Setup of 05-03:
==> flow/design.v <==
module distortion_correction #(
    parameter DATA_WIDTH = 16,
    parameter H_RES = 1280,
    parameter V_RES = 720
)(
    input clk,
    input rst_n,
    input [15:0] fx, fy,       
    input [15:0] cx, cy,       
    input [15:0] k1, k2, k3,   
    input valid_params,
    input [DATA_WIDTH-1:0] vin_data,
    input vin_de, vin_vs, vin_hs,
    input [9:0] pixel_x, pixel_y,
    output reg [DATA_WIDTH-1:0] vout_data,
    output reg vout_de, vout_vs, vout_hs,
    input [15:0] ram_rd_data,
    output reg [19:0] ram_rd_addr,
    output reg ram_rd_en
);
    localparam IDLE = 2'b00;
    localparam CALC = 2'b01;
    localparam WAIT = 2'b10;
    localparam OUT  = 2'b11;
    reg [1:0] state, next_state;
    reg signed [15:0] x_norm, y_norm;       
    reg signed [31:0] x2, y2, r2;           
    reg signed [31:0] r4, r6;               
    reg signed [31:0] distortion_factor;    
    reg signed [15:0] x_distorted, y_distorted;   
    reg [9:0] corrected_x, corrected_y;     
    reg [9:0] px_d1, py_d1, px_d2, py_d2;
    reg de_d1, vs_d1, hs_d1;
    reg de_d2, vs_d2, hs_d2;
    reg de_d3, vs_d3, hs_d3;
    reg [2:0] calc_cnt;
    always @(posedge clk or negedge rst_n) begin
        if (!rst_n) begin
            state <= IDLE;
        end else begin
            state <= next_state;
        end
    end
    always @(*) begin
        case (state)
            IDLE: next_state = (vin_de && valid_params) ? CALC : IDLE;
            CALC: next_state = (calc_cnt == 3'd4) ? WAIT : CALC;
            WAIT: next_state = OUT;
            OUT:  next_state = IDLE;
            default: next_state = IDLE;
        endcase
    end
    always @(posedge clk or negedge rst_n) begin
        if (!rst_n) begin
            calc_cnt <= 0;
            x_norm <= 0; y_norm <= 0;
            x2 <= 0; y2 <= 0; r2 <= 0;
            r4 <= 0; r6 <= 0;
            distortion_factor <= 0;
            x_distorted <= 0; y_distorted <= 0;
            corrected_x <= 0; corrected_y <= 0;
        end else begin
            case (state)
                IDLE: begin
                    calc_cnt <= 0;
                    if (vin_de && valid_params) begin
                        x_norm <= (pixel_x - cx);
                        y_norm <= (pixel_y - cy);
                    end
                end
                CALC: begin
                    calc_cnt <= calc_cnt + 1;
                    case (calc_cnt)
                        3'd0: begin
                            x2 <= x_norm * x_norm;
                            y2 <= y_norm * y_norm;
                        end
                        3'd1: begin
                            r2 <= x2 + y2;
                        end
                        3'd2: begin
                            r4 <= (r2 * r2) >> 16;   
                            r6 <= (r2 * r2 * r2) >> 24;
                        end
                        3'd3: begin
                            distortion_factor <= 32'h10000 + 
                                               ((k1 * r2) >> 8) + 
                                               ((k2 * r4) >> 8) + 
                                               ((k3 * r6) >> 8);
                        end
                        3'd4: begin
                            x_distorted <= (x_norm * distortion_factor) >> 16;
                            y_distorted <= (y_norm * distortion_factor) >> 16;
                        end
                    endcase
                end
                WAIT: begin
                    corrected_x <= cx + x_distorted;
                    corrected_y <= cy + y_distorted;
                end
                default: begin
                    calc_cnt <= 0;
                end
            endcase
        end
    end
    wire in_bounds = (corrected_x < H_RES) && (corrected_y < V_RES) && 
                    (corrected_x >= 0) && (corrected_y >= 0);
    always @(posedge clk or negedge rst_n) begin
        if (!rst_n) begin
            px_d1 <= 0; py_d1 <= 0; px_d2 <= 0; py_d2 <= 0;
            de_d1 <= 0; vs_d1 <= 0; hs_d1 <= 0;
            de_d2 <= 0; vs_d2 <= 0; hs_d2 <= 0;
            de_d3 <= 0; vs_d3 <= 0; hs_d3 <= 0;
            ram_rd_addr <= 0;
            ram_rd_en <= 0;
            vout_data <= 0;
            vout_de <= 0; vout_vs <= 0; vout_hs <= 0;
        end else begin
            px_d1 <= pixel_x; py_d1 <= pixel_y;
            px_d2 <= px_d1;   py_d2 <= py_d1;
            de_d1 <= vin_de; vs_d1 <= vin_vs; hs_d1 <= vin_hs;
            de_d2 <= de_d1;  vs_d2 <= vs_d1;  hs_d2 <= hs_d1;
            de_d3 <= de_d2;  vs_d3 <= vs_d2;  hs_d3 <= hs_d2;
            if (state == OUT) begin
                if (valid_params && de_d3 && in_bounds) begin
                    ram_rd_addr <= corrected_y * H_RES + corrected_x;
                    ram_rd_en <= 1'b1;
                end else begin
                    ram_rd_addr <= py_d2 * H_RES + px_d2;
                    ram_rd_en <= de_d3;
                end
            end else begin
                ram_rd_en <= 1'b0;
            end
            vout_data <= ram_rd_data;
            vout_de <= de_d3;
            vout_vs <= vs_d3;
            vout_hs <= hs_d3;
        end
    end
endmodule
make LEC_CHECK=0 ABC_AREA=1 CAP_MARGIN=15 CORE_MARGIN=2 CORE_UTILIZATION=72 CTS_CLUSTER_DIAMETER=223 SETUP_SLACK_MARGIN=2.79 SLEW_MARGIN=20 finish   # period 10.5 ns
run.sh (not shown) runs the stock make flow with config.mk's settings and CLKGATE_MAP_FILE=.
Complete run, failing final checks: 05-03, reason setup timing.
The following lists how 02-17 was set up differently from 05-03:
# 05-03
export LEC_CHECK = 0
export ABC_AREA = 1
export CAP_MARGIN = 15
export CORE_MARGIN = 2
export CORE_UTILIZATION = 72
export CTS_CLUSTER_DIAMETER = 223
export SETUP_SLACK_MARGIN = 2.79
export SLEW_MARGIN = 20
create_clock -name core_clock -period 10.5 [get_ports {clk}]
# 02-17
export LEC_CHECK = 0
export CAP_MARGIN = 20
export CORE_MARGIN = 2
export CORE_UTILIZATION = 40
export SETUP_SLACK_MARGIN = 4.79
export SLEW_MARGIN = 20
create_clock -name core_clock -period 16.9 [get_ports {clk}]
### Flow results
02-17: flow completed, timing, DRC and antenna clean. The flow for 05-03 finished, though final verification flagged setup timing. 05-03 has higher total standard cell area after synthesis than 02-17. Going from 05-03 to 02-17, number of instances in the synthesized netlist shrinks by about 15%.


## job 6952
// distortion_correction: RTL as listed in full above, without the edits since
Settings: LEC_CHECK=0, CAP_MARGIN=0, CELL_PAD_IN_SITES_DETAIL_PLACEMENT=2, CORE_MARGIN=2, CORE_UTILIZATION=16, CTS_CLUSTER_DIAMETER=80, CTS_CLUSTER_SIZE=56, GPL_TIMING_DRIVEN=1, HOLD_SLACK_MARGIN=0.11, PLACE_DENSITY_LB_ADDON=0.11, SETUP_SLACK_MARGIN=5.0, SLEW_MARGIN=20, TNS_END_PERCENT=10; clock period 26.0 ns.
Job 6952 reached the final stage; the timing, DRC and antenna checks on its layout passed.
Modified inputs, job 3039 compared to job 6952
# job 6952
export LEC_CHECK = 0
export CAP_MARGIN = 0
export CELL_PAD_IN_SITES_DETAIL_PLACEMENT = 2
export CORE_MARGIN = 2
export CORE_UTILIZATION = 16
export CTS_CLUSTER_DIAMETER = 80
export CTS_CLUSTER_SIZE = 56
export GPL_TIMING_DRIVEN = 1
export HOLD_SLACK_MARGIN = 0.11
export PLACE_DENSITY_LB_ADDON = 0.11
export SETUP_SLACK_MARGIN = 5.0
export SLEW_MARGIN = 20
export TNS_END_PERCENT = 10
create_clock -name core_clock -period 26.0 [get_ports {clk}]
# job 3039
export LEC_CHECK = 0
export CAP_MARGIN = 20
export CORE_MARGIN = 2
export CORE_UTILIZATION = 36
export SLEW_MARGIN = 20
create_clock -name core_clock -period 16.9 [get_ports {clk}]
## What came out
- Summary — routing usage on met1, job 3039 relative to job 6952: higher, by 9.9 points.
- Reported max-cap violation count came out exactly the same in job 3039 and job 6952.
- Taking job 6952 over job 3039, the count of plain and timing-repair buffers ratio works out to 1.11.
- Comparing job 3039 and job 6952, the higher die area is on job 6952.
- Job 3039 vs job 6952 — worst-case setup margin in the final layout dropped 7.66 ns.
- Between job 3039 and job 6952, the difference in flip-flop and latch area is negligible.
- Clock skew of job 3039 is on par with job 6952.
Modified inputs, job 4834 compared to job 3039
# job 3039
export LEC_CHECK = 0
export CAP_MARGIN = 20
export CORE_MARGIN = 2
export CORE_UTILIZATION = 36
export SLEW_MARGIN = 20
create_clock -name core_clock -period 16.9 [get_ports {clk}]
# job 4834
export LEC_CHECK = 0
export CAP_MARGIN = 20
export CORE_MARGIN = 2
export CORE_UTILIZATION = 52
export SLEW_MARGIN = 20
create_clock -name core_clock -period 11.4 [get_ports {clk}]
## What came out
- Job 4834: all stages done; final checks FAILED (negative setup slack).
- The final layout from job 3039, which completed every stage, passed the timing, DRC and antenna checks at the end of the flow.
- Compared with job 3039, fmax in job 4834 increased by more than 10%.
- Of job 4834 and job 3039, it is job 4834 that has the lower worst hold slack.
- Setup WNS job 3039 -> job 4834: worse
- [compare] base=job 3039 new=job 4834: layout overhead on the synthesized area saw an increase, synthesized cell count saw little to no change, total antenna diodes in the routed design saw a decrease.
